==> pepper: inputs <==
## adder_32bit
module adder_32bit(
    input clk,
    input rst,
    input [31:0] i_a,
    input [31:0] i_b,
    input i_vld,
    output reg [31:0] o_res,
    output reg o_res_vld,
    output reg overflow
);
wire [7:0] shift;
wire [23:0] al_man_a, al_man_b;
wire sign_a, sign_b, sign_res;
wire [7:0] exp_a, exp_b, exp_res;
wire [23:0] man_a, man_b, man_res;
wire [24:0] res;
wire operation_overflow;
assign sign_a = i_a[31];
assign sign_b = i_b[31];
assign exp_a = i_a[30:23];
assign exp_b = i_b[30:23];
assign man_a = (exp_a == 8'b0) ? {1'b0, i_a[22:0]} : {1'b1, i_a[22:0]};  
assign man_b = (exp_b == 8'b0) ? {1'b0, i_b[22:0]} : {1'b1, i_b[22:0]};
wire is_nan_a = ((exp_a == 8'b11111111) && (man_a[22:0] != 0));  
wire is_nan_b = ((exp_b == 8'b11111111) && (man_b[22:0] != 0));
wire is_inf_a = ((exp_a == 8'b11111111) && (man_a[22:0] == 0));
wire is_inf_b = ((exp_b == 8'b11111111) && (man_b[22:0] == 0));
wire is_zero_a = ((i_a[30:0] == 0));  
wire is_zero_b = ((i_b[30:0] == 0));
CompareAndShift32Bit u_CompareAndShift32Bit (
    .exp_a(exp_a),           
    .exp_b(exp_b),           
    .man_a(man_a),           
    .man_b(man_b),           
    .al_man_a(al_man_a),     
    .al_man_b(al_man_b),     
    .shift(shift)            
);
Addition32Bit u_Addition32Bit (
    .sign_a(sign_a),         
    .sign_b(sign_b),         
    .a(al_man_a),            
    .b(al_man_b),            
    .res(res),               
    .sign_res(sign_res)      
);
Normalization32Bit u_Normalization32Bit (
  ...
export LEC_CHECK = 0
export ABC_AREA = 1
export CAP_MARGIN = 20
export CORE_MARGIN = 2
export CORE_UTILIZATION = 40
export CTS_CLUSTER_DIAMETER = 251
export CTS_CLUSTER_SIZE = 15
export GPL_TIMING_DRIVEN = 0
export MAX_ROUTING_LAYER = met4
export SLEW_MARGIN = 20
export TNS_END_PERCENT = 60
create_clock -name core_clock -period 42.5 [get_ports {clk}]
run.sh (not shown) runs the stock make flow with config.mk's settings and CLKGATE_MAP_FILE=.
==> juniper (differences from pepper) <==
Settings changed: ABC_AREA 1 to not set, CTS_CLUSTER_DIAMETER 251 to not set, CTS_CLUSTER_SIZE 15 to not set, GPL_TIMING_DRIVEN 0 to not set, MAX_ROUTING_LAYER met4 to not set, TNS_END_PERCENT 60 to not set.
==> flow/constraint.sdc (replaced) <==
create_clock -name core_clock -period 40.0 [get_ports {clk}]
set_input_delay 8.0000 -clock core_clock [delete_from_list [all_inputs] [get_ports {clk}]]
set_output_delay 8.0000 -clock core_clock [all_outputs]
set_load 0.01 [all_outputs]
==> indigo (differences from pepper) <==
Settings changed: CORE_UTILIZATION 40 to 72, CTS_CLUSTER_DIAMETER 251 to 48, CTS_CLUSTER_SIZE 15 to not set, GPL_TIMING_DRIVEN 0 to not set, HOLD_SLACK_MARGIN set to 0.29, MAX_ROUTING_LAYER met4 to not set, TNS_END_PERCENT 60 to not set.
==> flow/constraint.sdc (replaced) <==
create_clock -name core_clock -period 13.6 [get_ports {clk}]
set_input_delay 2.7200 -clock core_clock [delete_from_list [all_inputs] [get_ports {clk}]]
set_output_delay 2.7200 -clock core_clock [all_outputs]
set_load 0.01 [all_outputs]
==> impl_metrics.toml <==
# synthesis and place-and-route metrics
[clock_tree]
clock-sinks = 34

[die]
die_height_um = 248
floorplan.initialDensity_pct = 40.3
tapCellCount = 773

[critical_path]
startpoint = "i_b[30]"
setup.worst_path.class = "in2reg"

[layout]
buffers = 342
area_share_clock_buf_inv_pct = 0.588
final_area_sq_um = 28700

[placed_design]
numPlacedInstances = 4567

[synthesis]
post_synth_main_area_contributors = "sky130_fd_sc_hd__mux2i_1 13%, sky130_fd_sc_hd__nand2_1 7.9%, sky130_fd_sc_hd__a21oi_1 7.8%, sky130_fd_sc_hd__nor2_1 7.2%, sky130_fd_sc_hd__ha_1 6.0%"
synth-simple-area-share_pct = 29.1

[run_status]
run_status = "timing/DRC/antenna clean"
the above is filed under juniper

==> impl_metrics.toml <==
# synthesis and place-and-route metrics
[run_status]
run_status = "timing/DRC/antenna clean"

[placed_design]
numPlacedInstances = 6006

[final_timing]
worst_clock_skew_ns = 0
rsz0062_at_grt = "no"

[layout]
buffers = 298
final_core_utilization_pct = 44.0
area_share_clock_buf_inv_pct = 0.641

[synthesis]
synth-edff-count = 0
yosysMostFrequentCell = "sky130_fd_sc_hd__nand2_1"
post_synth_main_area_contributors = "sky130_fd_sc_hd__nand2_1 18%, sky130_fd_sc_hd__nor2_1 8.2%, sky130_fd_sc_hd__inv_1 7.7%, sky130_fd_sc_hd__nand2_2 6.5%, sky130_fd_sc_hd__o21ai_0 6.2%"

[clock_tree]
clock-sinks = 34
hold_buffers = 0

[die]
tapCellCount = 931

[critical_path]
setup.worst_path.class = "in2reg"
startpoint = "i_a[23]"
the above is filed under pepper

==> impl_metrics.toml <==
# physical design summary
[die]
floorplan.initialDensity_pct = 72.4
fp-row-count = 72
core-area_sq_um = 38500
die_height_um = 201

[synthesis]
top_cells_by_count = "1301 x sky130_fd_sc_hd__nand2_1, 612 x sky130_fd_sc_hd__nor2_1, 571 x sky130_fd_sc_hd__inv_1"
largest_area_cell = "sky130_fd_sc_hd__nand2_1"
synth-simple-area-share_pct = 55.8
post_synth_main_area_contributors = "sky130_fd_sc_hd__nand2_1 18%, sky130_fd_sc_hd__nor2_1 8.2%, sky130_fd_sc_hd__inv_1 7.7%, sky130_fd_sc_hd__nand2_2 6.5%, sky130_fd_sc_hd__o21ai_0 6.2%"

[run_status]
run_status = "aborted with a tool error"
run.stop_error = "Error: detail_place.tcl, 38 bad optional access"
stop_stage = "3_5_place_dp"

[placed_design]
io_buffers = 100
the above is filed under indigo



==> wip/garnet: inputs <==
adder_32bit again, from the RTL that the note above started with.
make LEC_CHECK=0 CAP_MARGIN=20 CELL_PAD_IN_SITES_GLOBAL_PLACEMENT=0 CORE_ASPECT_RATIO=1.05 CORE_MARGIN=2 CORE_UTILIZATION=68 CTS_CLUSTER_DIAMETER=355 CTS_CLUSTER_SIZE=34 GPL_ROUTABILITY_DRIVEN=0 HOLD_SLACK_MARGIN=-0.0 MIN_ROUTING_LAYER=met1 SLEW_MARGIN=15 finish   # period 54.5 ns
==> wip/onyx (differences from wip/garnet) <==
==> flow/config.mk (replaced) <==
export PLATFORM = sky130hd
export DESIGN_NAME = adder_32bit
export DESIGN_NICKNAME = adder_32bit
export VERILOG_FILES = /design/flow/design.v
export SDC_FILE = /design/flow/constraint.sdc
export NUM_CORES = 4
export LEC_CHECK = 0
export CAP_MARGIN = 20
export CORE_MARGIN = 2
export CORE_UTILIZATION = 12
export SLEW_MARGIN = 20
==> flow/constraint.sdc (replaced) <==
create_clock -name core_clock -period 41.5 [get_ports {clk}]
set_input_delay 8.3000 -clock core_clock [delete_from_list [all_inputs] [get_ports {clk}]]
set_output_delay 8.3000 -clock core_clock [all_outputs]
set_load 0.01 [all_outputs]
==> wip/raven (differences from wip/garnet) <==
==> flow/config.mk (replaced) <==
export PLATFORM = sky130hd
export DESIGN_NAME = adder_32bit
export DESIGN_NICKNAME = adder_32bit
export VERILOG_FILES = /design/flow/design.v
export SDC_FILE = /design/flow/constraint.sdc
export NUM_CORES = 4
export LEC_CHECK = 0
export CAP_MARGIN = 20
export CORE_MARGIN = 2
export CORE_UTILIZATION = 58
export SETUP_SLACK_MARGIN = -2.0
export SLEW_MARGIN = 20
==> flow/constraint.sdc (replaced) <==
create_clock -name core_clock -period 27.8 [get_ports {clk}]
set_input_delay 5.5600 -clock core_clock [delete_from_list [all_inputs] [get_ports {clk}]]
set_output_delay 5.5600 -clock core_clock [all_outputs]
set_load 0.01 [all_outputs]
==> comparison <==
wip/garnet ran to the end with no violations. wip/raven ended with an error in global routing (5_1_grt) on GRT-0116. wip/onyx passed the timing, DRC and antenna checks. Against wip/garnet, the final cell count of wip/onyx is larger by about 55%. Flip-flop count is the same in wip/onyx and wip/garnet. Against wip/onyx, the clock-buffer cell count of wip/garnet is higher by 1. Of wip/garnet and wip/onyx, wip/onyx has the higher routed wire length (gap 13%, measured against wip/onyx).
==> figures <==
| quantity | wip/raven | wip/garnet | wip/onyx |
|---|---|---|---|
| Critical path buffer and inverter count | - | 31 | 28 |
| Met2 routed wirelength | - | 37.65 mm | 48.16 mm |
| Layout-to-synthesis area ratio | - | 1.0774x | 1.2790x |
| M1 WL | - | 32.39 mm | 40.63 mm |
| Worst setup path start | - | i_a[23] | i_b[30] |
| Outcome | aborted with a tool error | complete, no violations | complete, no violations |
| Failing step | global routing (5_1_grt) | - | - |
| Clock tree from TritonCTS | - | built | built |
| Final WS setup | - | 2.781 ns | 1.608 ns |
| Setup crit start kind | - | primary input | primary input |
